==> trial 77 <==
Design MODULE_STATIC_PROCESS, start of the top module:
module MODULE_STATIC_PROCESS (
    input clk,
    input rst,
    input [3:0] state_info,
    input [11:0] read_from_aux,
    input [11:0] read_from_ram,
    output reg [11:0] write2aux,
    output reg [11:0] write2ram,
    output reg [9:0] write2aux_addr,
    output reg [9:0] read_from_aux_addr,
    output reg [18:0] write2ram_addr,
    output reg[18:0] read_from_ram_addr,
    output reg ena_write_ram,
    output done
);
make LEC_CHECK=0 ABC_AREA=1 CAP_MARGIN=30 CELL_PAD_IN_SITES_DETAIL_PLACEMENT=0 CELL_PAD_IN_SITES_GLOBAL_PLACEMENT=3 CORE_MARGIN=9 CORE_UTILIZATION=47 CTS_CLUSTER_DIAMETER=263 CTS_CLUSTER_SIZE=20 GPL_TIMING_DRIVEN=1 MAX_ROUTING_LAYER=met4 MIN_ROUTING_LAYER=met1 PLACE_DENSITY=0.54 SLEW_MARGIN=15 TNS_END_PERCENT=25 finish   # period 15.7 ns
run.sh (not shown) runs the stock make flow with config.mk's settings and CLKGATE_MAP_FILE=.
==> trial 10: changes against trial 77 <==
CAP_MARGIN = 20   (was 30)
CELL_PAD_IN_SITES_DETAIL_PLACEMENT = not set   (was 0)
CELL_PAD_IN_SITES_GLOBAL_PLACEMENT = not set   (was 3)
CORE_MARGIN = 2   (was 9)
CORE_UTILIZATION = 72   (was 47)
CTS_CLUSTER_DIAMETER = 238   (was 263)
CTS_CLUSTER_SIZE = 42   (was 20)
GPL_TIMING_DRIVEN = not set   (was 1)
MIN_ROUTING_LAYER = not set   (was met1)
PLACE_DENSITY = 0.6   (was 0.54)
SLEW_MARGIN = 20   (was 15)
TNS_END_PERCENT = not set   (was 25)
==> flow/constraint.sdc (replaced) <==
create_clock -name core_clock -period 24.7 [get_ports {clk}]
set_input_delay 4.9400 -clock core_clock [delete_from_list [all_inputs] [get_ports {clk}]]
set_output_delay 4.9400 -clock core_clock [all_outputs]
set_load 0.01 [all_outputs]
==> results.json <==
{
  "status": "aborted with a tool error",
  "haltStage": "5_1_grt",
  "run.stop_error": "[ERROR GRT-0232] Routing congestion too high. Check the congestion heatmap in the GUI.",
  "die_w_um": 227,
  "core_util_floorplan": 0.730,
  "core_um2": 49000,
  "synth_cell_type_count": 81,
  "track_usage": 0.769,
  "dp_cells": 6665,
  "yosys_cells": 5792,
  "num_rows": 81,
  "syn_area_per_cell_um2": 6.17,
  "die_area_um2": 51400,
  "place_hpwl_mm": 97.3,
  "die_height_um": 227
}
-- figures above: trial 10

==> results.json <==
{
  "status": "aborted with a tool error",
  "haltStage": "3_1_place_gp_skip_io",
  "run.stop_error": "[ERROR GPL-0301] Utilization 120.280 % exceeds 100%.",
  "top_logic_kind": "simple AND/OR/NAND/NOR gates",
  "synth_cell_type_count": 81,
  "common_cells": "nand2_1, inv_1, nor2_1, o21ai_0, a21oi_1",
  "die_area_um2": 86300,
  "yosys_cells": 5792,
  "syn_area_per_cell_um2": 6.17,
  "die_height_um": 294,
  "core_util_floorplan": 0.477
}
-- figures above: trial 77


* * *

==> job 2782 <==
MODULE_STATIC_PROCESS again, from the RTL that the note above started with.
Design MODULE_STATIC_PROCESS, start of the top module:
module MODULE_STATIC_PROCESS (
    input clk,
    input rst,
    input [3:0] state_info,
    input [11:0] read_from_aux,
    input [11:0] read_from_ram,
    output reg [11:0] write2aux,
    output reg [11:0] write2ram,
    output reg [9:0] write2aux_addr,
    output reg [9:0] read_from_aux_addr,
    output reg [18:0] write2ram_addr,
    output reg[18:0] read_from_ram_addr,
    output reg ena_write_ram,
    output done
);
clock: 41.6 ns
lec_check: 0
abc_area: 1
cap_margin: 20
cell_pad_in_sites_global_placement: 3
core_aspect_ratio: 1.09
core_margin: 4
core_utilization: 30
cts_cluster_diameter: 21
gpl_routability_driven: 1
hold_slack_margin: 0.2
max_routing_layer: met4
setup_slack_margin: 5.0
slew_margin: 5
tns_end_percent: 30
==> job 7265: changes against job 2782 <==
==> flow/config.mk (replaced) <==
export PLATFORM = sky130hd
export DESIGN_NAME = MODULE_STATIC_PROCESS
export DESIGN_NICKNAME = MODULE_STATIC_PROCESS
export VERILOG_FILES = /design/flow/design.v
export SDC_FILE = /design/flow/constraint.sdc
export NUM_CORES = 4
export LEC_CHECK = 0
export ABC_AREA = 1
export CAP_MARGIN = 20
export CORE_MARGIN = 2
export CORE_UTILIZATION = 71
export CTS_CLUSTER_DIAMETER = 221
export CTS_CLUSTER_SIZE = 73
export MAX_ROUTING_LAYER = met4
export SETUP_SLACK_MARGIN = 5.0
export SLEW_MARGIN = 20
==> flow/constraint.sdc (replaced) <==
create_clock -name core_clock -period 27.9 [get_ports {clk}]
set_input_delay 5.5800 -clock core_clock [delete_from_list [all_inputs] [get_ports {clk}]]
set_output_delay 5.5800 -clock core_clock [all_outputs]
set_load 0.01 [all_outputs]
==> comparison <==
- Against job 7265, the die size of job 2782 is higher by 140%.
- In synthesized area, job 7265 and job 2782 do not differ.
- In synthesized cell count, job 2782 and job 7265 do not differ.
- Job 7265 died in global routing (5_1_grt) with ODB-0269. Job 2782 finished clean.
==> figures <==
| quantity | job 2782 | job 7265 |
|---|---|---|
| Number of buffers created by CTS | 182 | 9 |
| Post-CTS setup buffer count | 0 | 88 |
| Placement Cell Area | 38,400 sq um | 37,600 sq um |
| Die footprint | 125,000 sq um | 52,100 sq um |
| Cell count after placement | 7,317 | 6,444 |
| Y dimension of the die | 368 um | 228 um |
| Placer's final routability congestion estimate | 0.925 | 1.13 |
| HPWL Detailed | 124 mm | 95.5 mm |
| Worst setup slack after placement | 7200 ps | -701 ps |
| H-Tree Depth | 4 | 1 |
| Outcome | no timing/DRC/antenna violations | did not finish |
| Failing step | - | global routing (5_1_grt) |
| CTS resizes | 0 | 114 |
